==> flow/design.v <==
`timescale 1ns / 1ps
module rotr
    #(parameter BW = 64)
    (
        input [BW - 1:0] val,     
        input [5:0] n_1,          
        input [5:0] n_2,          
        output [BW - 1:0] out
    );
    assign out = ((val >> n_1) | (val << (BW - n_1))) ^ ((val >> n_2) | (val << (BW - n_2)));
endmodule
`timescale 1ns / 1ps
module round_counter (
    input clk,               
    input load,              
    input inc,               
    output reg [3:0] dout,   
    output reg done          
);
    always @(posedge clk) begin
        if (load) begin
            dout <= 0;        
            done <= 0;
        end
        else if (inc && !done) begin
            dout <= dout + 1;        
            if (dout == 4'd11)       
                done <= 1;
        end
    end
endmodule
`timescale 1ns / 1ps
module ascon_p_serial_multiround     
     #(parameter BW = 64) (
         input clk,
         input rstn,
         input en,                        
         input en_inc,                    
         input [2:0] slice_idx,           
         input [BW-1:0] slice_in,         
         output reg [BW-1:0] slice_out,   
         output done                      
     );
    reg [BW-1:0] state [0:4];
    wire [3:0] round;
    wire [BW*5 - 1:0] next_state_w;
    always @(posedge clk or negedge rstn) begin
        if (!rstn) begin
            state[0] <= 0; state[1] <= 0; state[2] <= 0;
            state[3] <= 0; state[4] <= 0;
        end else if (en) begin
            state[slice_idx] <= slice_in;
        end 
        else if (en_inc && !done) begin
            {state[0], state[1], state[2], state[3], state[4]} <= next_state_w;
        end
    end
    wire [BW-1:0] s_rc0, s_rc1, s_rc2, s_rc3, s_rc4;
    wire [BW-1:0] s_p1_0, s_p1_1, s_p1_2, s_p1_3, s_p1_4;
    wire [BW-1:0] t0, t1, t2, t3, t4;
    wire [BW-1:0] s_p2_0, s_p2_1, s_p2_2, s_p2_3, s_p2_4;
    wire [BW-1:0] s_sub_0, s_sub_1, s_sub_2, s_sub_3, s_sub_4;
    wire [BW-1:0] s_q0, s_q1, s_q2, s_q3, s_q4;
    wire [BW-1:0] s_ld_0, s_ld_1, s_ld_2, s_ld_3, s_ld_4;
    assign s_rc0 = state[0];
    assign s_rc1 = state[1];
    assign s_rc2 = state[2] ^ {{56'd0}, (8'd240 - 8'd15 * round)};  
    assign s_rc3 = state[3];
    assign s_rc4 = state[4];
    assign s_p1_0 = s_rc0 ^ s_rc4;
    assign s_p1_4 = s_rc4 ^ s_rc3;
    assign s_p1_2 = s_rc2 ^ s_rc1;
    assign s_p1_1 = s_rc1;
    assign s_p1_3 = s_rc3;
    assign t0 = (~s_p1_0) & s_p1_1;
    assign t1 = (~s_p1_1) & s_p1_2;
    assign t2 = (~s_p1_2) & s_p1_3;
    assign t3 = (~s_p1_3) & s_p1_4;
    assign t4 = (~s_p1_4) & s_p1_0;
    assign s_p2_0 = s_p1_0 ^ t1;
    assign s_p2_1 = s_p1_1 ^ t2;
    assign s_p2_2 = s_p1_2 ^ t3;
    assign s_p2_3 = s_p1_3 ^ t4;
    assign s_p2_4 = s_p1_4 ^ t0;
    assign s_sub_1 = s_p2_1 ^ s_p2_0;
    assign s_sub_0 = s_p2_0 ^ s_p2_4;
    assign s_sub_3 = s_p2_3 ^ s_p2_2;
    assign s_sub_2 = s_p2_2 ^ {BW{1'b1}};
    assign s_sub_4 = s_p2_4;
    assign s_ld_0 = s_sub_0 ^ s_q0;
    assign s_ld_1 = s_sub_1 ^ s_q1;
    assign s_ld_2 = s_sub_2 ^ s_q2;
    assign s_ld_3 = s_sub_3 ^ s_q3;
    assign s_ld_4 = s_sub_4 ^ s_q4;
    assign next_state_w = {s_ld_0, s_ld_1, s_ld_2, s_ld_3, s_ld_4};
    reg [BW-1:0] tmp_out;
    always @(*) begin
        case (slice_idx)
            3'd0: tmp_out = state[0];
            3'd1: tmp_out = state[1];
            3'd2: tmp_out = state[2];
            3'd3: tmp_out = state[3];
            3'd4: tmp_out = state[4];
            default: tmp_out = 0;
        endcase
    end
    always @(posedge clk or negedge rstn) begin
        if (!rstn)
            slice_out <= 'd0;
        else 
            slice_out <= tmp_out;
    end
    round_counter round_ctr (
        .clk(clk),
        .load(!rstn || en),    
        .inc(en_inc),
        .dout(round),
        .done(done)
    );
    rotr ROT0(.val(s_sub_0), .n_1(19), .n_2(28), .out(s_q0));
    rotr ROT1(.val(s_sub_1), .n_1(61), .n_2(39), .out(s_q1));
    rotr ROT2(.val(s_sub_2), .n_1(1),  .n_2(6),  .out(s_q2));
    rotr ROT3(.val(s_sub_3), .n_1(10), .n_2(17), .out(s_q3));
    rotr ROT4(.val(s_sub_4), .n_1(7),  .n_2(41), .out(s_q4));
endmodule
==> flow/run.sh <==
#!/bin/bash
# the make line also repeats each setting of config.mk as NAME=value (left out here)
make -C /OpenROAD-flow-scripts/flow DESIGN_CONFIG=/design/flow/config.mk WORK_HOME=/design/flow/orfs CLKGATE_MAP_FILE= finish
==> flow/config.mk <==
export PLATFORM = sky130hd
export DESIGN_NAME = ascon_p_serial_multiround
export DESIGN_NICKNAME = ascon_p_serial_multiround
export VERILOG_FILES = /design/flow/design.v
export SDC_FILE = /design/flow/constraint.sdc
export NUM_CORES = 4
export LEC_CHECK = 0
export CAP_MARGIN = 20
export CORE_MARGIN = 2
export CORE_UTILIZATION = 71
export CTS_CLUSTER_DIAMETER = 353
export CTS_CLUSTER_SIZE = 46
export HOLD_SLACK_MARGIN = -0.08
export MAX_ROUTING_LAYER = met4
export PLACE_DENSITY_LB_ADDON = 0.21
export SETUP_SLACK_MARGIN = 0.91
export SLEW_MARGIN = 20
==> flow/constraint.sdc <==
create_clock -name core_clock -period 3.07 [get_ports {clk}]
set_input_delay 0.6140 -clock core_clock [delete_from_list [all_inputs] [get_ports {clk}]]
set_output_delay 0.6140 -clock core_clock [all_outputs]
set_load 0.01 [all_outputs]
==> results of run 1 <==
routing by layer:
| layer | GRT overflow | track usage, % |
|---|---|---|
| met1 | 267 | 97.0 |
| met2 | 4648 | 148 |
| met3 | 317 | 91.9 |
| met4 | 882 | 118 |
| met5 | - | - |
through the flow:
step | setup TNS, ps | area [sq um] | utilization, %
after CTS | -29270 | 41100 | 90.5
after floorplan | -16570 | 33000 | -
after global placement | -28260 | 37500 | 82.6
after detailed placement | -32210 | 37500 | 82.6
timing repair:
item,in CTS
gates resized,348
setup endpoints to repair,208
hold buffers,1
hold endpoints to repair,1
setup buffers,102
pin swaps,128
==> flow_summary.html, run 1 <==
<p>Metrics extracted from the flow reports.</p>
<table>
<tr><th>Metric</th><th>Value</th></tr>
<tr><th colspan="2">Logic synthesis</th></tr>
<tr><td>Portion of the post-synthesis area used by sequential elements</td><td>29.8%</td></tr>
<tr><td>Synth Area in Adders</td><td>6.20%</td></tr>
<tr><td>Async SR Flop Fraction</td><td>98.7%</td></tr>
<tr><td>Post-synth top area cell</td><td>sky130_fd_sc_hd__dfrtp_1</td></tr>
<tr><td>Synth cell types</td><td>45</td></tr>
<tr><td>Leading cell types by count after synthesis</td><td>sky130_fd_sc_hd__xnor2_1 (856), sky130_fd_sc_hd__dfrtp_1 (384), sky130_fd_sc_hd__nand2_1 (378), sky130_fd_sc_hd__xor2_1 (301), sky130_fd_sc_hd__o21ai_0 (293)</td></tr>
<tr><td>Post-synthesis instance total</td><td>3699</td></tr>
<tr><td>Post-synth tally of flip-flops with integrated enable</td><td>0</td></tr>
<tr><td>Dominant register cell in the synthesized netlist</td><td>sky130_fd_sc_hd__dfrtp_1</td></tr>
<tr><td>Area fraction in and, or, nand and nor cells</td><td>8.31%</td></tr>
<tr><td>Area fraction in compound gates after synthesis</td><td>17.0%</td></tr>
<tr><td>Share of the synthesized netlist area taken by xor and xnor gates</td><td>31.6%</td></tr>
<tr><td>Number of register bits inferred by synthesis</td><td>389</td></tr>
<tr><td>Synthesized net count</td><td>3919</td></tr>
<tr><td>Biggest combinational cell group after synthesis</td><td>XOR/XNOR gates</td></tr>
<tr><td>Cells in synth_stat.txt</td><td>3699</td></tr>
<tr><td>Synth Warn #</td><td>13</td></tr>
<tr><td>Top area cells in the synthesized netlist</td><td>sky130_fd_sc_hd__dfrtp_1 (29%), sky130_fd_sc_hd__xnor2_1 (23%), sky130_fd_sc_hd__xor2_1 (8.1%), sky130_fd_sc_hd__ha_1 (5.5%), sky130_fd_sc_hd__o21ai_0 (4.5%)</td></tr>
<tr><td>Multiplexer share</td><td>3.23%</td></tr>
<tr><td>Top cell area share</td><td>29.5%</td></tr>
<tr><td>Post-synthesis instance area</td><td>32600 sq um</td></tr>
<tr><td>Leading cell type by number of instances after synthesis</td><td>sky130_fd_sc_hd__xnor2_1</td></tr>
<tr><td>Chip area in the Yosys report</td><td>32600 sq um</td></tr>
<tr><td>Avg Inst Size Synth</td><td>8.82 sq um</td></tr>
<tr><th colspan="2">Floorplan</th></tr>
<tr><td>Std cell rows</td><td>78</td></tr>
<tr><td>DIE HEIGHT</td><td>218 um</td></tr>
<tr><td>Top-level port count</td><td>136</td></tr>
<tr><td>Overall die width</td><td>218 um</td></tr>
<tr><td>Overall die area</td><td>47700 sq um</td></tr>
<tr><td>Core box area</td><td>45400 sq um</td></tr>
<tr><td>Core Util at FP</td><td>71.9%</td></tr>
<tr><th colspan="2">Clocking</th></tr>
<tr><td>Number of clock sinks seen by CTS</td><td>389</td></tr>
<tr><td>CTS root buffer</td><td>sky130_fd_sc_hd__clkbuf_16</td></tr>
<tr><td>Num CTS Buffers</td><td>12</td></tr>
<tr><td>Buffers from clock root to sink, at most</td><td>3</td></tr>
<tr><td>CTS H-Tree Depth</td><td>1</td></tr>
<tr><th colspan="2">Place</th></tr>
<tr><td>Post-placement setup slack</td><td>-792 ps</td></tr>
<tr><td>Cell count after placement</td><td>4607</td></tr>
<tr><td>Routability congestion estimate</td><td>1.20</td></tr>
<tr><td>Detailed-placement wirelength estimate</td><td>107000 um</td></tr>
<tr><td>Number of port buffers</td><td>135</td></tr>
<tr><th colspan="2">Run status</th></tr>
<tr><td>Stage where the flow stopped</td><td>global routing (5_1_grt)</td></tr>
<tr><td>Error msg</td><td>[ERROR GRT-0232] Routing congestion too high. Check the congestion heatmap in the GUI.</td></tr>
<tr><td>Outcome</td><td>stopped before the end</td></tr>
<tr><th colspan="2">GRT</th></tr>
<tr><td>Total congestion overflow</td><td>6114</td></tr>
<tr><td>Global-route usage over all layers</td><td>114%</td></tr>
</table>
==> run 2: changes to the inputs <==
- ABC_AREA: unset -> 1
- CORE_ASPECT_RATIO: unset -> 0.5
- CORE_UTILIZATION: 71 -> 69
- CTS_CLUSTER_DIAMETER: 353 -> 351
- CTS_CLUSTER_SIZE: 46 -> 96
- HOLD_SLACK_MARGIN: -0.08 -> unset
- MAX_ROUTING_LAYER: met4 -> unset
- PLACE_DENSITY: unset -> 0.4
- PLACE_DENSITY_LB_ADDON: 0.21 -> unset
- SETUP_SLACK_MARGIN: 0.91 -> -0.15
- TNS_END_PERCENT: unset -> 10
- clock period: 3.07 -> 1.6 ns (I/O delays scaled with it)
==> flow_summary.html, run 2 <==
<p>Metrics extracted from the flow reports.</p>
<table>
<tr><th>Metric</th><th>Value</th></tr>
<tr><th colspan="2">Run status</th></tr>
<tr><td>Outcome</td><td>stopped before the end (unchanged)</td></tr>
<tr><td>Stage where the flow stopped</td><td>clock tree synthesis (4_1_cts) (was global routing (5_1_grt))</td></tr>
<tr><td>Error msg</td><td>[ERROR DPL-0038] Utilization greater than 100%, impossible to legalize (was [ERROR GRT-0232] Routing congestion too high. Check the congestion heatmap in the GUI.)</td></tr>
<tr><th colspan="2">Logic synthesis</th></tr>
<tr><td>Post-synthesis instance total</td><td>5414 (was 3699)</td></tr>
<tr><td>Post-synthesis instance area</td><td>36000 sq um (was 32600 sq um)</td></tr>
<tr><td>Multiplexer share</td><td>0% (was 3.23%)</td></tr>
<tr><td>Leading cell type by number of instances after synthesis</td><td>sky130_fd_sc_hd__nand2_1 (was sky130_fd_sc_hd__xnor2_1)</td></tr>
<tr><td>Dominant register cell in the synthesized netlist</td><td>sky130_fd_sc_hd__dfrtp_1 (unchanged)</td></tr>
<tr><td>Portion of the post-synthesis area used by sequential elements</td><td>27.0% (was 29.8%)</td></tr>
<tr><td>Synthesized net count</td><td>5634 (was 3919)</td></tr>
<tr><td>Post-synth tally of flip-flops with integrated enable</td><td>0 (unchanged)</td></tr>
<tr><td>Synth cell types</td><td>47 (was 45)</td></tr>
<tr><td>Area fraction in and, or, nand and nor cells</td><td>33.5% (was 8.31%)</td></tr>
<tr><td>Area fraction in compound gates after synthesis</td><td>11.4% (was 17.0%)</td></tr>
<tr><td>Synth Warn #</td><td>13 (unchanged)</td></tr>
<tr><td>Top area cells in the synthesized netlist</td><td>sky130_fd_sc_hd__dfrtp_1 (27%), sky130_fd_sc_hd__nand2_1 (17%), sky130_fd_sc_hd__nand3_1 (7.9%), sky130_fd_sc_hd__xor2_1 (7.5%), sky130_fd_sc_hd__inv_1 (6.1%) (was sky130_fd_sc_hd__dfrtp_1 (29%), sky130_fd_sc_hd__xnor2_1 (23%), sky130_fd_sc_hd__xor2_1 (8.1%), sky130_fd_sc_hd__ha_1 (5.5%), sky130_fd_sc_hd__o21ai_0 (4.5%))</td></tr>
<tr><td>Cells in synth_stat.txt</td><td>5414 (was 3699)</td></tr>
<tr><td>Biggest combinational cell group after synthesis</td><td>simple AND/OR/NAND/NOR gates (was XOR/XNOR gates)</td></tr>
<tr><td>Avg Inst Size Synth</td><td>6.65 sq um (was 8.82 sq um)</td></tr>
<tr><td>Leading cell types by count after synthesis</td><td>sky130_fd_sc_hd__nand2_1 (1606), sky130_fd_sc_hd__inv_1 (588), sky130_fd_sc_hd__nand3_1 (568), sky130_fd_sc_hd__nor2_1 (478), sky130_fd_sc_hd__dfrtp_1 (384) (was sky130_fd_sc_hd__xnor2_1 (856), sky130_fd_sc_hd__dfrtp_1 (384), sky130_fd_sc_hd__nand2_1 (378), sky130_fd_sc_hd__xor2_1 (301), sky130_fd_sc_hd__o21ai_0 (293))</td></tr>
<tr><td>Post-synth top area cell</td><td>sky130_fd_sc_hd__dfrtp_1 (unchanged)</td></tr>
<tr><td>Share of the synthesized netlist area taken by xor and xnor gates</td><td>14.9% (was 31.6%)</td></tr>
<tr><td>Top cell area share</td><td>26.7% (was 29.5%)</td></tr>
<tr><td>Synth Area in Adders</td><td>5.28% (was 6.20%)</td></tr>
<tr><td>Chip area in the Yosys report</td><td>36000 sq um (was 32600 sq um)</td></tr>
<tr><td>Async SR Flop Fraction</td><td>98.7% (unchanged)</td></tr>
<tr><td>Number of register bits inferred by synthesis</td><td>389 (unchanged)</td></tr>
<tr><th colspan="2">Floorplan</th></tr>
<tr><td>Top-level port count</td><td>136 (unchanged)</td></tr>
<tr><td>Overall die width</td><td>327 um (was 218 um)</td></tr>
<tr><td>DIE HEIGHT</td><td>166 um (was 218 um)</td></tr>
<tr><td>Core box area</td><td>51700 sq um (was 45400 sq um)</td></tr>
<tr><td>Std cell rows</td><td>59 (was 78)</td></tr>
<tr><td>Core Util at FP</td><td>69.6% (was 71.9%)</td></tr>
<tr><td>Overall die area</td><td>54100 sq um (was 47700 sq um)</td></tr>
<tr><th colspan="2">Place</th></tr>
<tr><td>Number of port buffers</td><td>135 (unchanged)</td></tr>
<tr><td>Post-placement setup slack</td><td>-2540 ps (was -792 ps)</td></tr>
<tr><td>Detailed-placement wirelength estimate</td><td>192000 um (was 107000 um)</td></tr>
<tr><td>Cell count after placement</td><td>7597 (was 4607)</td></tr>
<tr><td>Routability congestion estimate</td><td>1.58 (was 1.20)</td></tr>
</table>
==> run 2: metrics by stage <==
step | area [sq um] | setup TNS (ps)
after detailed placement | 50000 | -339050
after global placement | 50000 | -279830
after floorplan | 36200 | -122690
==> run 3: changes to the inputs <==
- ABC_AREA: 1 -> unset
- CORE_ASPECT_RATIO: 0.5 -> unset
- CORE_UTILIZATION: 69 -> 68
- CTS_CLUSTER_DIAMETER: 351 -> unset
- CTS_CLUSTER_SIZE: 96 -> unset
- PLACE_DENSITY: 0.4 -> unset
- SETUP_SLACK_MARGIN: -0.15 -> unset
- TNS_END_PERCENT: 10 -> unset
- clock period: 1.6 -> 3.61 ns (I/O delays scaled with it)
==> flow_summary.html, run 3 <==
<p>Metrics extracted from the flow reports.</p>
<table>
<tr><th>Metric</th><th>Value</th></tr>
<tr><th colspan="2">Setup path</th></tr>
<tr><td>Critical Path Stages</td><td>19</td></tr>
<tr><td>Crit path required time</td><td>4100 ps</td></tr>
<tr><td>Setup slack on the worst flop-to-flop path</td><td>-610 ps</td></tr>
<tr><td>Cell family contributing the most delay on the critical path</td><td>adder cells</td></tr>
<tr><td>Worst path most repeated cell</td><td>sky130_fd_sc_hd__ha_4</td></tr>
<tr><td>Termination of the worst setup path</td><td>state[3][5]$_DFFE_PN0P_</td></tr>
<tr><td>Cells along the critical path</td><td>fa_1 -&gt; inv_2 -&gt; ha_4 -&gt; inv_2 -&gt; ha_4 -&gt; ha_4 -&gt; a21o_1 -&gt; a21oi_2 -&gt; buf_4 -&gt; or2_4 -&gt; nand2_4 -&gt; ha_4 -&gt; xnor2_4 -&gt; xnor2_2 -&gt; buf_6 -&gt; xnor2_2 -&gt; xnor2_1 -&gt; o21ai_1 -&gt; o21ai_1</td></tr>
<tr><td>Reg-to-Reg Start</td><td>round_ctr.dout[2]$_SDFFE_PP0P_</td></tr>
<tr><td>Maximum fanout count along the critical path</td><td>4</td></tr>
<tr><td>Max incr delay on CP</td><td>560 ps</td></tr>
<tr><td>Endpoint type of the worst setup path</td><td>flip-flop</td></tr>
<tr><td>Reg2reg end</td><td>state[3][5]$_DFFE_PN0P_</td></tr>
<tr><td>Arrival time worst endpoint</td><td>4710 ps</td></tr>
<tr><td>Depth of the worst register-to-register path</td><td>19</td></tr>
<tr><td>Worst setup path startpoint</td><td>round_ctr.dout[2]$_SDFFE_PP0P_</td></tr>
<tr><td>Kind of launch point of the worst setup path</td><td>flip-flop</td></tr>
<tr><td>Category of the most critical setup path</td><td>reg2reg</td></tr>
<tr><td>Master of the slowest instance on the critical path</td><td>sky130_fd_sc_hd__fa_1</td></tr>
<tr><td>Number of buffers and inverters on the critical path</td><td>4</td></tr>
<tr><th colspan="2">Logic synthesis</th></tr>
<tr><td>Multiplexer share</td><td>3.23% (was 0%)</td></tr>
<tr><td>Avg Inst Size Synth</td><td>8.82 sq um (was 6.65 sq um)</td></tr>
<tr><td>Leading cell types by count after synthesis</td><td>sky130_fd_sc_hd__xnor2_1 (856), sky130_fd_sc_hd__dfrtp_1 (384), sky130_fd_sc_hd__nand2_1 (378), sky130_fd_sc_hd__xor2_1 (301), sky130_fd_sc_hd__o21ai_0 (293) (was sky130_fd_sc_hd__nand2_1 (1606), sky130_fd_sc_hd__inv_1 (588), sky130_fd_sc_hd__nand3_1 (568), sky130_fd_sc_hd__nor2_1 (478), sky130_fd_sc_hd__dfrtp_1 (384))</td></tr>
<tr><td>Synth Warn #</td><td>13 (unchanged)</td></tr>
<tr><td>Async SR Flop Fraction</td><td>98.7% (unchanged)</td></tr>
<tr><td>Post-synthesis instance total</td><td>3699 (was 5414)</td></tr>
<tr><td>Dominant register cell in the synthesized netlist</td><td>sky130_fd_sc_hd__dfrtp_1 (unchanged)</td></tr>
<tr><td>Top area cells in the synthesized netlist</td><td>sky130_fd_sc_hd__dfrtp_1 (29%), sky130_fd_sc_hd__xnor2_1 (23%), sky130_fd_sc_hd__xor2_1 (8.1%), sky130_fd_sc_hd__ha_1 (5.5%), sky130_fd_sc_hd__o21ai_0 (4.5%) (was sky130_fd_sc_hd__dfrtp_1 (27%), sky130_fd_sc_hd__nand2_1 (17%), sky130_fd_sc_hd__nand3_1 (7.9%), sky130_fd_sc_hd__xor2_1 (7.5%), sky130_fd_sc_hd__inv_1 (6.1%))</td></tr>
<tr><td>Area fraction in compound gates after synthesis</td><td>17.0% (was 11.4%)</td></tr>
<tr><td>Synthesized net count</td><td>3919 (was 5634)</td></tr>
<tr><td>Portion of the post-synthesis area used by sequential elements</td><td>29.8% (was 27.0%)</td></tr>
<tr><td>Post-synth top area cell</td><td>sky130_fd_sc_hd__dfrtp_1 (unchanged)</td></tr>
<tr><td>Chip area in the Yosys report</td><td>32600 sq um (was 36000 sq um)</td></tr>
<tr><td>Post-synthesis instance area</td><td>32600 sq um (was 36000 sq um)</td></tr>
<tr><td>Share of the synthesized netlist area taken by xor and xnor gates</td><td>31.6% (was 14.9%)</td></tr>
<tr><td>Top cell area share</td><td>29.5% (was 26.7%)</td></tr>
<tr><td>Cells in synth_stat.txt</td><td>3699 (was 5414)</td></tr>
<tr><td>Synth Area in Adders</td><td>6.20% (was 5.28%)</td></tr>
<tr><td>Area fraction in and, or, nand and nor cells</td><td>8.31% (was 33.5%)</td></tr>
<tr><td>Number of register bits inferred by synthesis</td><td>389 (unchanged)</td></tr>
<tr><td>Leading cell type by number of instances after synthesis</td><td>sky130_fd_sc_hd__xnor2_1 (was sky130_fd_sc_hd__nand2_1)</td></tr>
<tr><td>Post-synth tally of flip-flops with integrated enable</td><td>0 (unchanged)</td></tr>
<tr><td>Synth cell types</td><td>45 (was 47)</td></tr>
<tr><td>Biggest combinational cell group after synthesis</td><td>XOR/XNOR gates (was simple AND/OR/NAND/NOR gates)</td></tr>
<tr><th colspan="2">Final layout</th></tr>
<tr><td>Filler instances</td><td>2851</td></tr>
<tr><td>Post-route design area</td><td>38600 sq um</td></tr>
<tr><td>Synth-to-Final Area Change</td><td>18.4%</td></tr>
<tr><td>Area of combinational cells with multiple inputs</td><td>22600 sq um</td></tr>
<tr><td>Count of placed standard cells in the final layout, fillers left out</td><td>4584</td></tr>
<tr><td>Register area</td><td>9720 sq um</td></tr>
<tr><td>Post-layout nets</td><td>4150</td></tr>
<tr><th colspan="2">STA</th></tr>
<tr><td>Headroom to the max-slew limit</td><td>7.21%</td></tr>
<tr><td>Time the final worst path needs with I/O delays and setup</td><td>4220 ps</td></tr>
<tr><td>Final hold slack</td><td>108 ps</td></tr>
<tr><td>Final hold viol count</td><td>0</td></tr>
<tr><td>RSZ-0062 raised after global routing</td><td>true</td></tr>
<tr><td>Total negative slack</td><td>-13090 ps</td></tr>
<tr><td>Final Slew Violations</td><td>0</td></tr>
<tr><td>Highest clock rate</td><td>237 MHz</td></tr>
<tr><td>Worst Clk Skew</td><td>22.7 ps</td></tr>
<tr><td>Post-route fraction of the period consumed by the critical path</td><td>117%</td></tr>
<tr><td>Endpoints failing setup</td><td>50</td></tr>
<tr><td>Post-route setup slack</td><td>-606 ps</td></tr>
<tr><td>Slew at the pin closest to its max-slew limit</td><td>1390 ps</td></tr>
<tr><th colspan="2">Route</th></tr>
<tr><td>Vias after detailed routing</td><td>32568</td></tr>
<tr><td>Initial DRT Pass Iterations</td><td>11</td></tr>
<tr><td>Post-detailed-routing wire length</td><td>150000 um</td></tr>
<tr><td>Initial detailed-routing violation count</td><td>6058</td></tr>
<tr><td>DRC errors left</td><td>0</td></tr>
<tr><td>Antenna violation net count after detailed routing</td><td>0</td></tr>
<tr><td>Mean routed wirelength per cell</td><td>32.6 um</td></tr>
<tr><td>Via density</td><td>7.10</td></tr>
<tr><th colspan="2">Floorplan</th></tr>
<tr><td>Core Util at FP</td><td>68.6% (was 69.6%)</td></tr>
<tr><td>Overall die width</td><td>223 um (was 327 um)</td></tr>
<tr><td>Core box area</td><td>47500 sq um (was 51700 sq um)</td></tr>
<tr><td>DIE HEIGHT</td><td>223 um (was 166 um)</td></tr>
<tr><td>Overall die area</td><td>49700 sq um (was 54100 sq um)</td></tr>
<tr><td>Top-level port count</td><td>136 (unchanged)</td></tr>
<tr><td>Std cell rows</td><td>80 (was 59)</td></tr>
<tr><th colspan="2">GRT</th></tr>
<tr><td>Antenna violations before repair</td><td>8</td></tr>
<tr><td>Global-route usage over all layers</td><td>57.8%</td></tr>
<tr><td>Total congestion overflow</td><td>0</td></tr>
<tr><td>First-pass GRT wire length</td><td>208000 um</td></tr>
<tr><td>Maximum number of pins on one net before global-route repair</td><td>143</td></tr>
<tr><td>Number of global-route vias before repair</td><td>30859</td></tr>
<tr><th colspan="2">Place</th></tr>
<tr><td>Placed cell areas</td><td>36200 sq um (was 50000 sq um)</td></tr>
<tr><td>Post-placement setup slack</td><td>-381 ps (was -2540 ps)</td></tr>
<tr><td>Detailed-placement wirelength estimate</td><td>105000 um (was 192000 um)</td></tr>
<tr><td>Cell count after placement</td><td>4486 (was 7597)</td></tr>
<tr><td>Routability congestion estimate</td><td>1.20 (was 1.58)</td></tr>
<tr><td>Number of port buffers</td><td>135 (unchanged)</td></tr>
<tr><th colspan="2">Clocking</th></tr>
<tr><td>CTS root buffer</td><td>sky130_fd_sc_hd__clkbuf_16</td></tr>
<tr><td>Later-pin clock latency in the skew report</td><td>620 ps</td></tr>
<tr><td>Clock tree from TritonCTS</td><td>done</td></tr>
<tr><td>CTS H-Tree Depth</td><td>2</td></tr>
<tr><td>Clock transition at path regs</td><td>60 ps</td></tr>
<tr><td>Number of clock sinks seen by CTS</td><td>389</td></tr>
<tr><td>Buffers from clock root to sink, at most</td><td>3</td></tr>
<tr><td>Num CTS Buffers</td><td>47</td></tr>
<tr><th colspan="2">Hold path</th></tr>
<tr><td>Hold WC Path Type</td><td>in2async</td></tr>
<tr><th colspan="2">Job</th></tr>
<tr><td>Max_cap viols</td><td>0</td></tr>
<tr><td>Number of logged tool warnings</td><td>42</td></tr>
<tr><th colspan="2">Run status</th></tr>
<tr><td>Layout violations</td><td>negative setup slack</td></tr>
<tr><td>Outcome</td><td>finished with violations (was stopped before the end)</td></tr>
</table>
==> run 3: layer usage <==
metal / up-vias / routed length, um / GRT usage, %
li1: 12842 / - / -
met1: 15204 / 47800 / 69.0
met2: 3324 / 58200 / 81.2
met3: 1184 / 25700 / 24.5
met4: 14 / 17700 / 46.9
met5: - / 125 / 0.587
==> run 3: final cells by class <==
type                            instances  share of cell area [%]
Inverter                              157                    1.55
Timing Repair Buffer                  355                    8.60
Multi-Input combinational cell       2980                    58.6
Tap cell                              615                    1.99
Clock inverter                         19                   0.596
Clock buffer                           65                    3.51
Sequential cell                       389                    25.2
Antenna cell                            4                  0.0259
==> run 3: what timing repair did <==
action | CTS | global route
resized | 41 | 87
endpoints found under the setup margin | 45 | 56
hold buffers | 0 | 0
pin swaps | 18 | 52
hold endpoints to repair | 0 | 0
setup buffers | 4 | 8
==> run 3: through the flow <==
| step | utilization, % |
|---|---|
| 6_report | 81.3 |
| 5_1_grt | 81.2 |
| 4_1_cts | 80.0 |
| 3_5_place_dp | 76.1 |
| 3_3_place_gp | 76.1 |
| 2_1_floorplan | - |
==> run 4: changes to the inputs <==
- ABC_AREA: unset -> 1
- CAP_MARGIN: 20 -> 10
- CELL_PAD_IN_SITES_DETAIL_PLACEMENT: unset -> 0
- CORE_MARGIN: 2 -> 8
- CORE_UTILIZATION: 68 -> 51
- CTS_CLUSTER_SIZE: unset -> 22
- GPL_TIMING_DRIVEN: unset -> 0
- MAX_ROUTING_LAYER: unset -> met4
- PLACE_DENSITY: unset -> 0.55
- SETUP_SLACK_MARGIN: unset -> 0.51
- clock period: 3.61 -> 2.55 ns (I/O delays scaled with it)
==> flow_summary.html, run 4 <==
<p>Metrics extracted from the flow reports.</p>
<table>
<tr><th>Metric</th><th>Value</th></tr>
<tr><th colspan="2">Floorplan</th></tr>
<tr><td>Core box area</td><td>70000 sq um (was 47500 sq um)</td></tr>
<tr><td>Std cell rows</td><td>97 (was 80)</td></tr>
<tr><td>Overall die width</td><td>282 um (was 223 um)</td></tr>
<tr><td>Top-level port count</td><td>136 (unchanged)</td></tr>
<tr><td>DIE HEIGHT</td><td>282 um (was 223 um)</td></tr>
<tr><td>Core Util at FP</td><td>51.4% (was 68.6%)</td></tr>
<tr><td>Overall die area</td><td>79400 sq um (was 49700 sq um)</td></tr>
<tr><th colspan="2">GRT</th></tr>
<tr><td>Total congestion overflow</td><td>299</td></tr>
<tr><td>Global-route usage over all layers</td><td>81.3%</td></tr>
<tr><th colspan="2">Clocking</th></tr>
<tr><td>Number of clock sinks seen by CTS</td><td>389 (unchanged)</td></tr>
<tr><td>CTS root buffer</td><td>sky130_fd_sc_hd__clkbuf_16 (unchanged)</td></tr>
<tr><td>Buffers from clock root to sink, at most</td><td>3 (unchanged)</td></tr>
<tr><td>Num CTS Buffers</td><td>46 (was 47)</td></tr>
<tr><td>CTS H-Tree Depth</td><td>2 (unchanged)</td></tr>
<tr><th colspan="2">Logic synthesis</th></tr>
<tr><td>Top cell area share</td><td>26.7% (was 29.5%)</td></tr>
<tr><td>Biggest combinational cell group after synthesis</td><td>simple AND/OR/NAND/NOR gates (was XOR/XNOR gates)</td></tr>
<tr><td>Leading cell types by count after synthesis</td><td>sky130_fd_sc_hd__nand2_1 (1606), sky130_fd_sc_hd__inv_1 (588), sky130_fd_sc_hd__nand3_1 (568), sky130_fd_sc_hd__nor2_1 (478), sky130_fd_sc_hd__dfrtp_1 (384) (was sky130_fd_sc_hd__xnor2_1 (856), sky130_fd_sc_hd__dfrtp_1 (384), sky130_fd_sc_hd__nand2_1 (378), sky130_fd_sc_hd__xor2_1 (301), sky130_fd_sc_hd__o21ai_0 (293))</td></tr>
<tr><td>Synth Area in Adders</td><td>5.28% (was 6.20%)</td></tr>
<tr><td>Area fraction in and, or, nand and nor cells</td><td>33.5% (was 8.31%)</td></tr>
<tr><td>Chip area in the Yosys report</td><td>36000 sq um (was 32600 sq um)</td></tr>
<tr><td>Post-synthesis instance total</td><td>5414 (was 3699)</td></tr>
<tr><td>Post-synth top area cell</td><td>sky130_fd_sc_hd__dfrtp_1 (unchanged)</td></tr>
<tr><td>Portion of the post-synthesis area used by sequential elements</td><td>27.0% (was 29.8%)</td></tr>
<tr><td>Multiplexer share</td><td>0% (was 3.23%)</td></tr>
<tr><td>Synth Warn #</td><td>13 (unchanged)</td></tr>
<tr><td>Share of the synthesized netlist area taken by xor and xnor gates</td><td>14.9% (was 31.6%)</td></tr>
<tr><td>Leading cell type by number of instances after synthesis</td><td>sky130_fd_sc_hd__nand2_1 (was sky130_fd_sc_hd__xnor2_1)</td></tr>
<tr><td>Avg Inst Size Synth</td><td>6.65 sq um (was 8.82 sq um)</td></tr>
<tr><td>Synth cell types</td><td>47 (was 45)</td></tr>
<tr><td>Synthesized net count</td><td>5634 (was 3919)</td></tr>
<tr><td>Top area cells in the synthesized netlist</td><td>sky130_fd_sc_hd__dfrtp_1 (27%), sky130_fd_sc_hd__nand2_1 (17%), sky130_fd_sc_hd__nand3_1 (7.9%), sky130_fd_sc_hd__xor2_1 (7.5%), sky130_fd_sc_hd__inv_1 (6.1%) (was sky130_fd_sc_hd__dfrtp_1 (29%), sky130_fd_sc_hd__xnor2_1 (23%), sky130_fd_sc_hd__xor2_1 (8.1%), sky130_fd_sc_hd__ha_1 (5.5%), sky130_fd_sc_hd__o21ai_0 (4.5%))</td></tr>
<tr><td>Dominant register cell in the synthesized netlist</td><td>sky130_fd_sc_hd__dfrtp_1 (unchanged)</td></tr>
<tr><td>Post-synth tally of flip-flops with integrated enable</td><td>0 (unchanged)</td></tr>
<tr><td>Async SR Flop Fraction</td><td>98.7% (unchanged)</td></tr>
<tr><td>Area fraction in compound gates after synthesis</td><td>11.4% (was 17.0%)</td></tr>
<tr><td>Post-synthesis instance area</td><td>36000 sq um (was 32600 sq um)</td></tr>
<tr><td>Cells in synth_stat.txt</td><td>5414 (was 3699)</td></tr>
<tr><td>Number of register bits inferred by synthesis</td><td>389 (unchanged)</td></tr>
<tr><th colspan="2">Run status</th></tr>
<tr><td>Outcome</td><td>stopped before the end (was finished with violations)</td></tr>
<tr><td>Stage where the flow stopped</td><td>global routing (5_1_grt)</td></tr>
<tr><td>Error msg</td><td>[ERROR GRT-0232] Routing congestion too high. Check the congestion heatmap in the GUI.</td></tr>
<tr><th colspan="2">Place</th></tr>
<tr><td>Detailed-placement wirelength estimate</td><td>178000 um (was 105000 um)</td></tr>
<tr><td>Number of port buffers</td><td>135 (unchanged)</td></tr>
<tr><td>Post-placement setup slack</td><td>-2080 ps (was -381 ps)</td></tr>
<tr><td>Routability congestion estimate</td><td>1.27 (was 1.20)</td></tr>
</table>
-- run 4: repair_timing --
item / CTS
pin swaps: 384
gates resized: 1750
hold buffers: 1
setup endpoints to repair: 387
buffers inserted: 403
hold endpoints to repair: 25
-- run 4: metal layers --
metal / GRT usage (%) / GRT overflow
met5: - / -
met4: 77.2 / 101
met1: 79.8 / 20
met2: 92.1 / 159
met3: 71.7 / 19
-- run 4: through the flow --
step | instance area (sq um) | instances
after global placement | 38900 | 6489
after CTS | 54800 | 6984
after floorplan | 36300 | 5414
after detailed placement | 39100 | 6494
==> run 5: changes to the inputs <==
- ABC_AREA: 1 -> 0
- CORE_MARGIN: 8 -> 2
- CORE_UTILIZATION: 51 -> 66
- GPL_TIMING_DRIVEN: 0 -> 1
- SETUP_SLACK_MARGIN: 0.51 -> 0.9
- clock period: 2.55 -> 4.49 ns (I/O delays scaled with it)
==> flow_summary.html, run 5 <==
<p>Metrics extracted from the flow reports.</p>
<table>
<tr><th>Metric</th><th>Value</th></tr>
<tr><th colspan="2">STA</th></tr>
<tr><td>Final hold slack</td><td>340 ps</td></tr>
<tr><td>Total negative slack</td><td>0 ps</td></tr>
<tr><td>Time the final worst path needs with I/O delays and setup</td><td>4060 ps</td></tr>
<tr><td>Endpoints failing setup</td><td>0</td></tr>
<tr><td>Post-route setup slack</td><td>427 ps</td></tr>
<tr><td>Post-route fraction of the period consumed by the critical path</td><td>90.5%</td></tr>
<tr><td>Final Slew Violations</td><td>4</td></tr>
<tr><td>Final hold viol count</td><td>0</td></tr>
<tr><td>RSZ-0062 raised after global routing</td><td>true</td></tr>
<tr><td>Worst Clk Skew</td><td>17.3 ps</td></tr>
<tr><td>Slew at the pin closest to its max-slew limit</td><td>1590 ps</td></tr>
<tr><td>Headroom to the max-slew limit</td><td>-7.03%</td></tr>
<tr><td>Highest clock rate</td><td>246 MHz</td></tr>
<tr><th colspan="2">Place</th></tr>
<tr><td>Cell count after placement</td><td>4408 (was 6494)</td></tr>
<tr><td>Placed cell areas</td><td>35200 sq um (was 39100 sq um)</td></tr>
<tr><td>Detailed-placement wirelength estimate</td><td>103000 um (was 178000 um)</td></tr>
<tr><td>Post-placement setup slack</td><td>439 ps (was -2080 ps)</td></tr>
<tr><td>Number of port buffers</td><td>135 (unchanged)</td></tr>
<tr><td>Routability congestion estimate</td><td>1.21 (was 1.27)</td></tr>
<tr><th colspan="2">Clocking</th></tr>
<tr><td>Number of clock sinks seen by CTS</td><td>389 (unchanged)</td></tr>
<tr><td>Later-pin clock latency in the skew report</td><td>620 ps</td></tr>
<tr><td>CTS H-Tree Depth</td><td>2 (unchanged)</td></tr>
<tr><td>CTS root buffer</td><td>sky130_fd_sc_hd__clkbuf_16 (unchanged)</td></tr>
<tr><td>Clock tree from TritonCTS</td><td>done</td></tr>
<tr><td>Num CTS Buffers</td><td>46 (unchanged)</td></tr>
<tr><td>Clock transition at path regs</td><td>60 ps</td></tr>
<tr><td>Buffers from clock root to sink, at most</td><td>3 (unchanged)</td></tr>
<tr><td>Hold buffer count at cts</td><td>0 (was 1)</td></tr>
<tr><th colspan="2">Route</th></tr>
<tr><td>Vias after detailed routing</td><td>31439</td></tr>
<tr><td>Initial detailed-routing violation count</td><td>5464</td></tr>
<tr><td>Antenna violation net count after detailed routing</td><td>0</td></tr>
<tr><td>DRC errors left</td><td>0</td></tr>
<tr><td>Mean routed wirelength per cell</td><td>31.9 um</td></tr>
<tr><td>Initial DRT Pass Iterations</td><td>9</td></tr>
<tr><td>Post-detailed-routing wire length</td><td>144000 um</td></tr>
<tr><td>Via density</td><td>6.96</td></tr>
<tr><th colspan="2">Logic synthesis</th></tr>
<tr><td>Post-synthesis instance total</td><td>3699 (was 5414)</td></tr>
<tr><td>Cells in synth_stat.txt</td><td>3699 (was 5414)</td></tr>
<tr><td>Post-synth tally of flip-flops with integrated enable</td><td>0 (unchanged)</td></tr>
<tr><td>Async SR Flop Fraction</td><td>98.7% (unchanged)</td></tr>
<tr><td>Synthesized net count</td><td>3919 (was 5634)</td></tr>
<tr><td>Chip area in the Yosys report</td><td>32600 sq um (was 36000 sq um)</td></tr>
<tr><td>Dominant register cell in the synthesized netlist</td><td>sky130_fd_sc_hd__dfrtp_1 (unchanged)</td></tr>
<tr><td>Synth cell types</td><td>45 (was 47)</td></tr>
<tr><td>Area fraction in compound gates after synthesis</td><td>17.0% (was 11.4%)</td></tr>
<tr><td>Synth Warn #</td><td>13 (unchanged)</td></tr>
<tr><td>Avg Inst Size Synth</td><td>8.82 sq um (was 6.65 sq um)</td></tr>
<tr><td>Post-synthesis instance area</td><td>32600 sq um (was 36000 sq um)</td></tr>
<tr><td>Share of the synthesized netlist area taken by xor and xnor gates</td><td>31.6% (was 14.9%)</td></tr>
<tr><td>Synth Area in Adders</td><td>6.20% (was 5.28%)</td></tr>
<tr><td>Portion of the post-synthesis area used by sequential elements</td><td>29.8% (was 27.0%)</td></tr>
<tr><td>Top cell area share</td><td>29.5% (was 26.7%)</td></tr>
<tr><td>Leading cell types by count after synthesis</td><td>sky130_fd_sc_hd__xnor2_1 (856), sky130_fd_sc_hd__dfrtp_1 (384), sky130_fd_sc_hd__nand2_1 (378), sky130_fd_sc_hd__xor2_1 (301), sky130_fd_sc_hd__o21ai_0 (293) (was sky130_fd_sc_hd__nand2_1 (1606), sky130_fd_sc_hd__inv_1 (588), sky130_fd_sc_hd__nand3_1 (568), sky130_fd_sc_hd__nor2_1 (478), sky130_fd_sc_hd__dfrtp_1 (384))</td></tr>
<tr><td>Number of register bits inferred by synthesis</td><td>389 (unchanged)</td></tr>
<tr><td>Multiplexer share</td><td>3.23% (was 0%)</td></tr>
<tr><td>Area fraction in and, or, nand and nor cells</td><td>8.31% (was 33.5%)</td></tr>
<tr><td>Leading cell type by number of instances after synthesis</td><td>sky130_fd_sc_hd__xnor2_1 (was sky130_fd_sc_hd__nand2_1)</td></tr>
<tr><td>Post-synth top area cell</td><td>sky130_fd_sc_hd__dfrtp_1 (unchanged)</td></tr>
<tr><td>Biggest combinational cell group after synthesis</td><td>XOR/XNOR gates (was simple AND/OR/NAND/NOR gates)</td></tr>
<tr><td>Top area cells in the synthesized netlist</td><td>sky130_fd_sc_hd__dfrtp_1 (29%), sky130_fd_sc_hd__xnor2_1 (23%), sky130_fd_sc_hd__xor2_1 (8.1%), sky130_fd_sc_hd__ha_1 (5.5%), sky130_fd_sc_hd__o21ai_0 (4.5%) (was sky130_fd_sc_hd__dfrtp_1 (27%), sky130_fd_sc_hd__nand2_1 (17%), sky130_fd_sc_hd__nand3_1 (7.9%), sky130_fd_sc_hd__xor2_1 (7.5%), sky130_fd_sc_hd__inv_1 (6.1%))</td></tr>
<tr><th colspan="2">Setup path</th></tr>
<tr><td>Maximum fanout count along the critical path</td><td>4</td></tr>
<tr><td>Worst setup path startpoint</td><td>round_ctr.dout[1]$_SDFFE_PP0P_</td></tr>
<tr><td>Arrival time worst endpoint</td><td>4550 ps</td></tr>
<tr><td>Endpoint type of the worst setup path</td><td>flip-flop</td></tr>
<tr><td>Master of the slowest instance on the critical path</td><td>sky130_fd_sc_hd__fa_1</td></tr>
<tr><td>Cells along the critical path</td><td>inv_6 -&gt; fa_1 -&gt; inv_2 -&gt; ha_4 -&gt; inv_4 -&gt; ha_4 -&gt; ha_4 -&gt; a21o_1 -&gt; a21oi_4 -&gt; o21ai_4 -&gt; xnor2_2 -&gt; ha_4 -&gt; xnor2_4 -&gt; xnor2_4 -&gt; xor2_1 -&gt; xnor2_1 -&gt; o21ai_1 -&gt; o21ai_1</td></tr>
<tr><td>Crit path required time</td><td>4980 ps</td></tr>
<tr><td>Max incr delay on CP</td><td>550 ps</td></tr>
<tr><td>Worst path most repeated cell</td><td>sky130_fd_sc_hd__ha_4</td></tr>
<tr><td>Number of buffers and inverters on the critical path</td><td>3</td></tr>
<tr><td>Setup slack on the worst flop-to-flop path</td><td>430 ps</td></tr>
<tr><td>Cell family contributing the most delay on the critical path</td><td>adder cells</td></tr>
<tr><td>Depth of the worst register-to-register path</td><td>18</td></tr>
<tr><td>Reg-to-Reg Start</td><td>round_ctr.dout[1]$_SDFFE_PP0P_</td></tr>
<tr><td>Kind of launch point of the worst setup path</td><td>flip-flop</td></tr>
<tr><td>Critical Path Stages</td><td>18</td></tr>
<tr><td>Termination of the worst setup path</td><td>state[3][7]$_DFFE_PN0P_</td></tr>
<tr><td>Reg2reg end</td><td>state[3][7]$_DFFE_PN0P_</td></tr>
<tr><td>Category of the most critical setup path</td><td>reg2reg</td></tr>
<tr><th colspan="2">Job</th></tr>
<tr><td>Number of logged tool warnings</td><td>47</td></tr>
<tr><td>Max_cap viols</td><td>2</td></tr>
<tr><th colspan="2">Floorplan</th></tr>
<tr><td>Std cell rows</td><td>81 (was 97)</td></tr>
<tr><td>DIE HEIGHT</td><td>226 um (was 282 um)</td></tr>
<tr><td>Overall die area</td><td>51200 sq um (was 79400 sq um)</td></tr>
<tr><td>Core box area</td><td>48800 sq um (was 70000 sq um)</td></tr>
<tr><td>Overall die width</td><td>226 um (was 282 um)</td></tr>
<tr><td>Core Util at FP</td><td>66.8% (was 51.4%)</td></tr>
<tr><td>Top-level port count</td><td>136 (unchanged)</td></tr>
<tr><th colspan="2">Run status</th></tr>
<tr><td>Layout violations</td><td>max-capacitance violations, max-slew violations</td></tr>
<tr><td>Outcome</td><td>finished with violations (was stopped before the end)</td></tr>
<tr><th colspan="2">Final layout</th></tr>
<tr><td>Util after Layout</td><td>77.5%</td></tr>
<tr><td>Synth-to-Final Area Change</td><td>16.0%</td></tr>
<tr><td>Count of placed standard cells in the final layout, fillers left out</td><td>4518</td></tr>
<tr><td>Post-route design area</td><td>37900 sq um</td></tr>
<tr><td>Post-layout nets</td><td>4047</td></tr>
<tr><th colspan="2">GRT</th></tr>
<tr><td>Maximum number of pins on one net before global-route repair</td><td>187</td></tr>
<tr><td>Total congestion overflow</td><td>0</td></tr>
<tr><td>Global-route usage over all layers</td><td>57.3%</td></tr>
<tr><td>Antenna violations before repair</td><td>1</td></tr>
<tr><td>Number of global-route vias before repair</td><td>29709</td></tr>
<tr><td>First-pass GRT wire length</td><td>204000 um</td></tr>
<tr><th colspan="2">Hold path</th></tr>
<tr><td>Hold WC Path Type</td><td>in2async</td></tr>
</table>
-- run 5: layout make-up --
type / instances / area, sq um
diodes: 1 / 2.50
clock buffers: 66 / 1380
clock inverters: 8 / 42.5
fillers: 3305 / 11000
inverters: 157 / 602
multi-input cells: 2980 / 22800
flip-flops and latches: 389 / 9720
well taps: 664 / 831
repair buffers: 253 / 2480
-- run 5: metal layers --
metal	up-vias	global-route usage, %	routed length, um
met5	-	-	0
met4	0	44.2	16100
met3	1001	25.6	24200
met2	2887	76.8	56100
met1	14919	66.4	47800
li1	12632	-	-
-- run 5: what timing repair did --
| item | CTS | global route |
|---|---|---|
| gates cloned | 0 | 0 |
| endpoints found under the setup margin | 56 | 56 |
| gates resized | 69 | 71 |
| pin swaps | 45 | 67 |
| setup buffers | 25 | 9 |
==> run 6: changes to the inputs <==
- ABC_AREA: 0 -> 1
- CORE_UTILIZATION: 66 -> 68
- GPL_TIMING_DRIVEN: 1 -> 0
- PLACE_DENSITY: 0.55 -> 0.62
- SETUP_SLACK_MARGIN: 0.9 -> 0.85
- clock period: 4.49 -> 3.27 ns (I/O delays scaled with it)
==> flow_summary.html, run 6 <==
<p>Metrics extracted from the flow reports.</p>
<table>
<tr><th>Metric</th><th>Value</th></tr>
<tr><th colspan="2">GRT</th></tr>
<tr><td>Global-route usage over all layers</td><td>76.1%</td></tr>
<tr><td>Total congestion overflow</td><td>36</td></tr>
<tr><th colspan="2">Logic synthesis</th></tr>
<tr><td>Async SR Flop Fraction</td><td>98.7% (unchanged)</td></tr>
<tr><td>Portion of the post-synthesis area used by sequential elements</td><td>27.0% (was 29.8%)</td></tr>
<tr><td>Number of register bits inferred by synthesis</td><td>389 (unchanged)</td></tr>
<tr><td>Avg Inst Size Synth</td><td>6.65 sq um (was 8.82 sq um)</td></tr>
<tr><td>Top area cells in the synthesized netlist</td><td>sky130_fd_sc_hd__dfrtp_1 (27%), sky130_fd_sc_hd__nand2_1 (17%), sky130_fd_sc_hd__nand3_1 (7.9%), sky130_fd_sc_hd__xor2_1 (7.5%), sky130_fd_sc_hd__inv_1 (6.1%) (was sky130_fd_sc_hd__dfrtp_1 (29%), sky130_fd_sc_hd__xnor2_1 (23%), sky130_fd_sc_hd__xor2_1 (8.1%), sky130_fd_sc_hd__ha_1 (5.5%), sky130_fd_sc_hd__o21ai_0 (4.5%))</td></tr>
<tr><td>Post-synth tally of flip-flops with integrated enable</td><td>0 (unchanged)</td></tr>
<tr><td>Leading cell types by count after synthesis</td><td>sky130_fd_sc_hd__nand2_1 (1606), sky130_fd_sc_hd__inv_1 (588), sky130_fd_sc_hd__nand3_1 (568), sky130_fd_sc_hd__nor2_1 (478), sky130_fd_sc_hd__dfrtp_1 (384) (was sky130_fd_sc_hd__xnor2_1 (856), sky130_fd_sc_hd__dfrtp_1 (384), sky130_fd_sc_hd__nand2_1 (378), sky130_fd_sc_hd__xor2_1 (301), sky130_fd_sc_hd__o21ai_0 (293))</td></tr>
<tr><td>Share of the synthesized netlist area taken by xor and xnor gates</td><td>14.9% (was 31.6%)</td></tr>
<tr><td>Cells in synth_stat.txt</td><td>5414 (was 3699)</td></tr>
<tr><td>Post-synth top area cell</td><td>sky130_fd_sc_hd__dfrtp_1 (unchanged)</td></tr>
<tr><td>Dominant register cell in the synthesized netlist</td><td>sky130_fd_sc_hd__dfrtp_1 (unchanged)</td></tr>
<tr><td>Synth cell types</td><td>47 (was 45)</td></tr>
<tr><td>Chip area in the Yosys report</td><td>36000 sq um (was 32600 sq um)</td></tr>
<tr><td>Area fraction in compound gates after synthesis</td><td>11.4% (was 17.0%)</td></tr>
<tr><td>Post-synthesis instance total</td><td>5414 (was 3699)</td></tr>
<tr><td>Post-synthesis instance area</td><td>36000 sq um (was 32600 sq um)</td></tr>
<tr><td>Biggest combinational cell group after synthesis</td><td>simple AND/OR/NAND/NOR gates (was XOR/XNOR gates)</td></tr>
<tr><td>Synthesized net count</td><td>5634 (was 3919)</td></tr>
<tr><td>Area fraction in and, or, nand and nor cells</td><td>33.5% (was 8.31%)</td></tr>
<tr><td>Multiplexer share</td><td>0% (was 3.23%)</td></tr>
<tr><td>Synth Warn #</td><td>13 (unchanged)</td></tr>
<tr><td>Top cell area share</td><td>26.7% (was 29.5%)</td></tr>
<tr><td>Synth Area in Adders</td><td>5.28% (was 6.20%)</td></tr>
<tr><td>Leading cell type by number of instances after synthesis</td><td>sky130_fd_sc_hd__nand2_1 (was sky130_fd_sc_hd__xnor2_1)</td></tr>
<tr><th colspan="2">Run status</th></tr>
<tr><td>Outcome</td><td>stopped before the end (was finished with violations)</td></tr>
<tr><td>Error msg</td><td>[ERROR GRT-0116] Global routing finished with congestion. Check the congestion regions in the DRC Viewer.</td></tr>
<tr><td>Stage where the flow stopped</td><td>global routing (5_1_grt)</td></tr>
<tr><th colspan="2">Floorplan</th></tr>
<tr><td>Top-level port count</td><td>136 (unchanged)</td></tr>
<tr><td>Overall die width</td><td>234 um (was 226 um)</td></tr>
<tr><td>Core Util at FP</td><td>68.7% (was 66.8%)</td></tr>
<tr><td>Std cell rows</td><td>84 (was 81)</td></tr>
<tr><td>Core box area</td><td>52400 sq um (was 48800 sq um)</td></tr>
<tr><td>DIE HEIGHT</td><td>234 um (was 226 um)</td></tr>
<tr><td>Overall die area</td><td>54800 sq um (was 51200 sq um)</td></tr>
<tr><th colspan="2">Place</th></tr>
<tr><td>Detailed-placement wirelength estimate</td><td>140000 um (was 103000 um)</td></tr>
<tr><td>Post-placement setup slack</td><td>-1400 ps (was 439 ps)</td></tr>
<tr><td>Cell count after placement</td><td>6241 (was 4408)</td></tr>
<tr><td>Number of port buffers</td><td>135 (unchanged)</td></tr>
<tr><td>Routability congestion estimate</td><td>1.50 (was 1.21)</td></tr>
<tr><td>Placed cell areas</td><td>38700 sq um (was 35200 sq um)</td></tr>
<tr><th colspan="2">Clocking</th></tr>
<tr><td>Number of clock sinks seen by CTS</td><td>389 (unchanged)</td></tr>
<tr><td>Num CTS Buffers</td><td>46 (unchanged)</td></tr>
<tr><td>CTS H-Tree Depth</td><td>2 (unchanged)</td></tr>
<tr><td>CTS root buffer</td><td>sky130_fd_sc_hd__clkbuf_16 (unchanged)</td></tr>
<tr><td>Buffers from clock root to sink, at most</td><td>3 (unchanged)</td></tr>
</table>
run 6: routing by layer:
metal	global-route usage, %	overflow
met5	-	-
met4	67.0	19
met3	60.2	0
met1	79.5	0
met2	88.6	17
run 6: timing repair:
item | CTS
endpoints found under the setup margin | 368
buffers inserted | 49
pin swaps | 103
endpoints found under the hold margin | 18
hold buffers | 1
resized | 472
==> run 7: changes to the inputs <==
- CAP_MARGIN: 10 -> 20
- CELL_PAD_IN_SITES_DETAIL_PLACEMENT: 0 -> unset
- CORE_UTILIZATION: 68 -> 65
- CTS_CLUSTER_SIZE: 22 -> 96
- GPL_TIMING_DRIVEN: 0 -> unset
- MAX_ROUTING_LAYER: met4 -> unset
- PLACE_DENSITY: 0.62 -> 0.4
- SETUP_SLACK_MARGIN: 0.85 -> unset
- clock period: 3.27 -> 2.59 ns (I/O delays scaled with it)
==> flow_summary.html, run 7 <==
<p>Metrics extracted from the flow reports.</p>
<table>
<tr><th>Metric</th><th>Value</th></tr>
<tr><th colspan="2">Run status</th></tr>
<tr><td>Error msg</td><td>[ERROR GRT-0232] Routing congestion too high. Check the congestion heatmap in the GUI. (was [ERROR GRT-0116] Global routing finished with congestion. Check the congestion regions in the DRC Viewer.)</td></tr>
<tr><td>Stage where the flow stopped</td><td>global routing (5_1_grt) (unchanged)</td></tr>
<tr><td>Outcome</td><td>stopped before the end (unchanged)</td></tr>
<tr><th colspan="2">Floorplan</th></tr>
<tr><td>Core box area</td><td>55000 sq um (was 52400 sq um)</td></tr>
<tr><td>Core Util at FP</td><td>65.5% (was 68.7%)</td></tr>
<tr><td>Std cell rows</td><td>86 (was 84)</td></tr>
<tr><td>DIE HEIGHT</td><td>239 um (was 234 um)</td></tr>
<tr><td>Top-level port count</td><td>136 (unchanged)</td></tr>
<tr><td>Overall die area</td><td>57300 sq um (was 54800 sq um)</td></tr>
<tr><td>Overall die width</td><td>239 um (was 234 um)</td></tr>
<tr><th colspan="2">Logic synthesis</th></tr>
<tr><td>Dominant register cell in the synthesized netlist</td><td>sky130_fd_sc_hd__dfrtp_1 (unchanged)</td></tr>
<tr><td>Area fraction in and, or, nand and nor cells</td><td>33.5% (unchanged)</td></tr>
<tr><td>Synthesized net count</td><td>5634 (unchanged)</td></tr>
<tr><td>Synth Area in Adders</td><td>5.28% (unchanged)</td></tr>
<tr><td>Post-synth top area cell</td><td>sky130_fd_sc_hd__dfrtp_1 (unchanged)</td></tr>
<tr><td>Post-synthesis instance area</td><td>36000 sq um (unchanged)</td></tr>
<tr><td>Portion of the post-synthesis area used by sequential elements</td><td>27.0% (unchanged)</td></tr>
<tr><td>Synth cell types</td><td>47 (unchanged)</td></tr>
<tr><td>Multiplexer share</td><td>0% (unchanged)</td></tr>
<tr><td>Avg Inst Size Synth</td><td>6.65 sq um (unchanged)</td></tr>
<tr><td>Number of register bits inferred by synthesis</td><td>389 (unchanged)</td></tr>
<tr><td>Biggest combinational cell group after synthesis</td><td>simple AND/OR/NAND/NOR gates (unchanged)</td></tr>
<tr><td>Top area cells in the synthesized netlist</td><td>sky130_fd_sc_hd__dfrtp_1 (27%), sky130_fd_sc_hd__nand2_1 (17%), sky130_fd_sc_hd__nand3_1 (7.9%), sky130_fd_sc_hd__xor2_1 (7.5%), sky130_fd_sc_hd__inv_1 (6.1%) (unchanged)</td></tr>
<tr><td>Cells in synth_stat.txt</td><td>5414 (unchanged)</td></tr>
<tr><td>Top cell area share</td><td>26.7% (unchanged)</td></tr>
<tr><td>Area fraction in compound gates after synthesis</td><td>11.4% (unchanged)</td></tr>
<tr><td>Leading cell types by count after synthesis</td><td>sky130_fd_sc_hd__nand2_1 (1606), sky130_fd_sc_hd__inv_1 (588), sky130_fd_sc_hd__nand3_1 (568), sky130_fd_sc_hd__nor2_1 (478), sky130_fd_sc_hd__dfrtp_1 (384) (unchanged)</td></tr>
<tr><td>Leading cell type by number of instances after synthesis</td><td>sky130_fd_sc_hd__nand2_1 (unchanged)</td></tr>
<tr><td>Share of the synthesized netlist area taken by xor and xnor gates</td><td>14.9% (unchanged)</td></tr>
<tr><td>Async SR Flop Fraction</td><td>98.7% (unchanged)</td></tr>
<tr><td>Synth Warn #</td><td>13 (unchanged)</td></tr>
<tr><td>Post-synthesis instance total</td><td>5414 (unchanged)</td></tr>
<tr><td>Post-synth tally of flip-flops with integrated enable</td><td>0 (unchanged)</td></tr>
<tr><td>Chip area in the Yosys report</td><td>36000 sq um (unchanged)</td></tr>
<tr><th colspan="2">Place</th></tr>
<tr><td>Number of port buffers</td><td>135 (unchanged)</td></tr>
<tr><td>Post-placement setup slack</td><td>-1250 ps (was -1400 ps)</td></tr>
<tr><td>Detailed-placement wirelength estimate</td><td>149000 um (was 140000 um)</td></tr>
<tr><td>Routability congestion estimate</td><td>1.35 (was 1.50)</td></tr>
<tr><th colspan="2">GRT</th></tr>
<tr><td>Global-route usage over all layers</td><td>80.1%</td></tr>
<tr><td>Total congestion overflow</td><td>335</td></tr>
<tr><th colspan="2">Clocking</th></tr>
<tr><td>Number of clock sinks seen by CTS</td><td>389 (unchanged)</td></tr>
<tr><td>CTS H-Tree Depth</td><td>2 (unchanged)</td></tr>
<tr><td>CTS root buffer</td><td>sky130_fd_sc_hd__clkbuf_16 (unchanged)</td></tr>
<tr><td>Buffers from clock root to sink, at most</td><td>3 (unchanged)</td></tr>
<tr><td>Num CTS Buffers</td><td>47 (was 46)</td></tr>
</table>
-- run 7: layer usage --
metal	overflow	global-route usage, %
met5	1	37.2
met4	140	76.1
met1	11	82.8
met3	11	66.5
met2	172	93.6
-- run 7: repair_timing --
item | 4_1_cts
resized | 169
hold buffers | 1
endpoints found under the setup margin | 63
pin swaps | 98
endpoints found under the hold margin | 37
setup buffers | 22
-- run 7: per-stage QoR --
stage               instances  instance area [sq um]
floorplan                5414                  36300
global placement         6638                  42200
detailed placement       6638                  42200
CTS                      6739                  44700
==> run 8: changes to the inputs <==
- ABC_AREA: 1 -> unset
- CAP_MARGIN: 20 -> 5
- CORE_UTILIZATION: 65 -> 71
- CTS_CLUSTER_DIAMETER: unset -> 193
- CTS_CLUSTER_SIZE: 96 -> unset
- HOLD_SLACK_MARGIN: unset -> -0.09
- MAX_ROUTING_LAYER: unset -> met4
- PLACE_DENSITY: 0.4 -> unset
- clock period: 2.59 -> 3.54 ns (I/O delays scaled with it)
==> flow_summary.html, run 8 <==
<p>Metrics extracted from the flow reports.</p>
<table>
<tr><th>Metric</th><th>Value</th></tr>
<tr><th colspan="2">Run status</th></tr>
<tr><td>Outcome</td><td>finished with violations (was stopped before the end)</td></tr>
<tr><td>Layout violations</td><td>max-capacitance violations, max-slew violations, negative setup slack</td></tr>
<tr><th colspan="2">Clocking</th></tr>
<tr><td>CTS H-Tree Depth</td><td>2 (unchanged)</td></tr>
<tr><td>Clock transition at path regs</td><td>60 ps</td></tr>
<tr><td>Buffers from clock root to sink, at most</td><td>3 (unchanged)</td></tr>
<tr><td>Clock tree from TritonCTS</td><td>done</td></tr>
<tr><td>Num CTS Buffers</td><td>46 (was 47)</td></tr>
<tr><td>CTS root buffer</td><td>sky130_fd_sc_hd__clkbuf_16 (unchanged)</td></tr>
<tr><th colspan="2">Job</th></tr>
<tr><td>Max_cap viols</td><td>1</td></tr>
<tr><td>Number of logged tool warnings</td><td>40</td></tr>
<tr><th colspan="2">Floorplan</th></tr>
<tr><td>Overall die area</td><td>47700 sq um (was 57300 sq um)</td></tr>
<tr><td>Overall die width</td><td>218 um (was 239 um)</td></tr>
<tr><td>DIE HEIGHT</td><td>218 um (was 239 um)</td></tr>
<tr><td>Core box area</td><td>45400 sq um (was 55000 sq um)</td></tr>
<tr><th colspan="2">Logic synthesis</th></tr>
<tr><td>Chip area in the Yosys report</td><td>32600 sq um (was 36000 sq um)</td></tr>
<tr><td>Dominant register cell in the synthesized netlist</td><td>sky130_fd_sc_hd__dfrtp_1 (unchanged)</td></tr>
<tr><td>Post-synthesis instance area</td><td>32600 sq um (was 36000 sq um)</td></tr>
<tr><td>Area fraction in and, or, nand and nor cells</td><td>8.31% (was 33.5%)</td></tr>
<tr><td>Post-synth tally of flip-flops with integrated enable</td><td>0 (unchanged)</td></tr>
<tr><td>Post-synth top area cell</td><td>sky130_fd_sc_hd__dfrtp_1 (unchanged)</td></tr>
<tr><td>Async SR Flop Fraction</td><td>98.7% (unchanged)</td></tr>
<tr><td>Multiplexer share</td><td>3.23% (was 0%)</td></tr>
<tr><td>Cells in synth_stat.txt</td><td>3699 (was 5414)</td></tr>
<tr><td>Leading cell types by count after synthesis</td><td>sky130_fd_sc_hd__xnor2_1 (856), sky130_fd_sc_hd__dfrtp_1 (384), sky130_fd_sc_hd__nand2_1 (378), sky130_fd_sc_hd__xor2_1 (301), sky130_fd_sc_hd__o21ai_0 (293) (was sky130_fd_sc_hd__nand2_1 (1606), sky130_fd_sc_hd__inv_1 (588), sky130_fd_sc_hd__nand3_1 (568), sky130_fd_sc_hd__nor2_1 (478), sky130_fd_sc_hd__dfrtp_1 (384))</td></tr>
<tr><th colspan="2">GRT</th></tr>
<tr><td>Antenna violations before repair</td><td>10</td></tr>
<tr><td>Total congestion overflow</td><td>0</td></tr>
<tr><th colspan="2">Setup path</th></tr>
<tr><td>Cells along the critical path</td><td>inv_6 -&gt; fa_2 -&gt; fa_1 -&gt; inv_2 -&gt; ha_4 -&gt; inv_4 -&gt; ha_4 -&gt; a21oi_4 -&gt; o21ai_2 -&gt; xnor2_1 -&gt; ha_2 -&gt; xnor2_4 -&gt; xnor2_4 -&gt; xor2_1 -&gt; xnor2_1 -&gt; o21ai_1 -&gt; o21ai_1</td></tr>
<tr><td>Cell family contributing the most delay on the critical path</td><td>adder cells</td></tr>
<tr><td>Kind of launch point of the worst setup path</td><td>flip-flop</td></tr>
<tr><td>Worst setup path startpoint</td><td>round_ctr.dout[1]$_SDFFE_PP0P_</td></tr>
<tr><td>Crit path required time</td><td>4010 ps</td></tr>
<tr><td>Master of the slowest instance on the critical path</td><td>sky130_fd_sc_hd__fa_1</td></tr>
<tr><th colspan="2">STA</th></tr>
<tr><td>Final hold slack</td><td>11.0 ps</td></tr>
<tr><td>Endpoints failing setup</td><td>62</td></tr>
<tr><td>Post-route setup slack</td><td>-885 ps</td></tr>
<tr><td>Slew at the pin closest to its max-slew limit</td><td>1680 ps</td></tr>
<tr><td>Final Slew Violations</td><td>4</td></tr>
<tr><th colspan="2">Place</th></tr>
<tr><td>Routability congestion estimate</td><td>1.29 (was 1.35)</td></tr>
<tr><td>Placed cell areas</td><td>36200 sq um (was 42200 sq um)</td></tr>
<tr><td>Number of port buffers</td><td>135 (unchanged)</td></tr>
<tr><td>Detailed-placement wirelength estimate</td><td>103000 um (was 149000 um)</td></tr>
<tr><th colspan="2">Final layout</th></tr>
<tr><td>Util after Layout</td><td>85.5%</td></tr>
<tr><td>Synth-to-Final Area Change</td><td>18.9%</td></tr>
<tr><th colspan="2">Route</th></tr>
<tr><td>Initial detailed-routing violation count</td><td>7341</td></tr>
<tr><td>Vias after detailed routing</td><td>34161</td></tr>
<tr><td>Antenna violation net count after detailed routing</td><td>0</td></tr>
</table>
==> run 8: layer usage <==
layer	part of all wire [%]	global-route usage, %	vias up
met3	19	35.4	1637
met2	38	84.5	3885
li1	-	-	12893
met4	13	54.0	0
met1	31	69.6	15746
met5	0	-	-
==> run 8: cell type report <==
class | instances | area, sq um
Inverter | 157 | 604
Multi-Input combinational cell | 2980 | 22700
Fill cell | 2415 | 6590
Clock buffer | 65 | 1370
Tap cell | 600 | 751
Clock inverter | 18 | 150
Antenna cell | 15 | 37.5
Sequential cell | 389 | 9720
Timing Repair Buffer | 369 | 3460
==> run 8: what timing repair did <==
| action | in CTS | in global routing |
|---|---|---|
| pin swaps | 68 | 72 |
| endpoints found under the setup margin | 53 | 60 |
| resized | 98 | 48 |
| setup buffers | 11 | 12 |
==> run 8: through the flow <==
stage | setup WS [ps] | setup TNS, ps | instances
after floorplan | -94.8 | -382 | 3699
after global placement | -307 | -5320 | 4474
after detailed placement | -345 | -8990 | 4474
after CTS | -271 | -6190 | 4566
after global routing | -871 | -25950 | 4589
final | -885 | -24950 | 4593
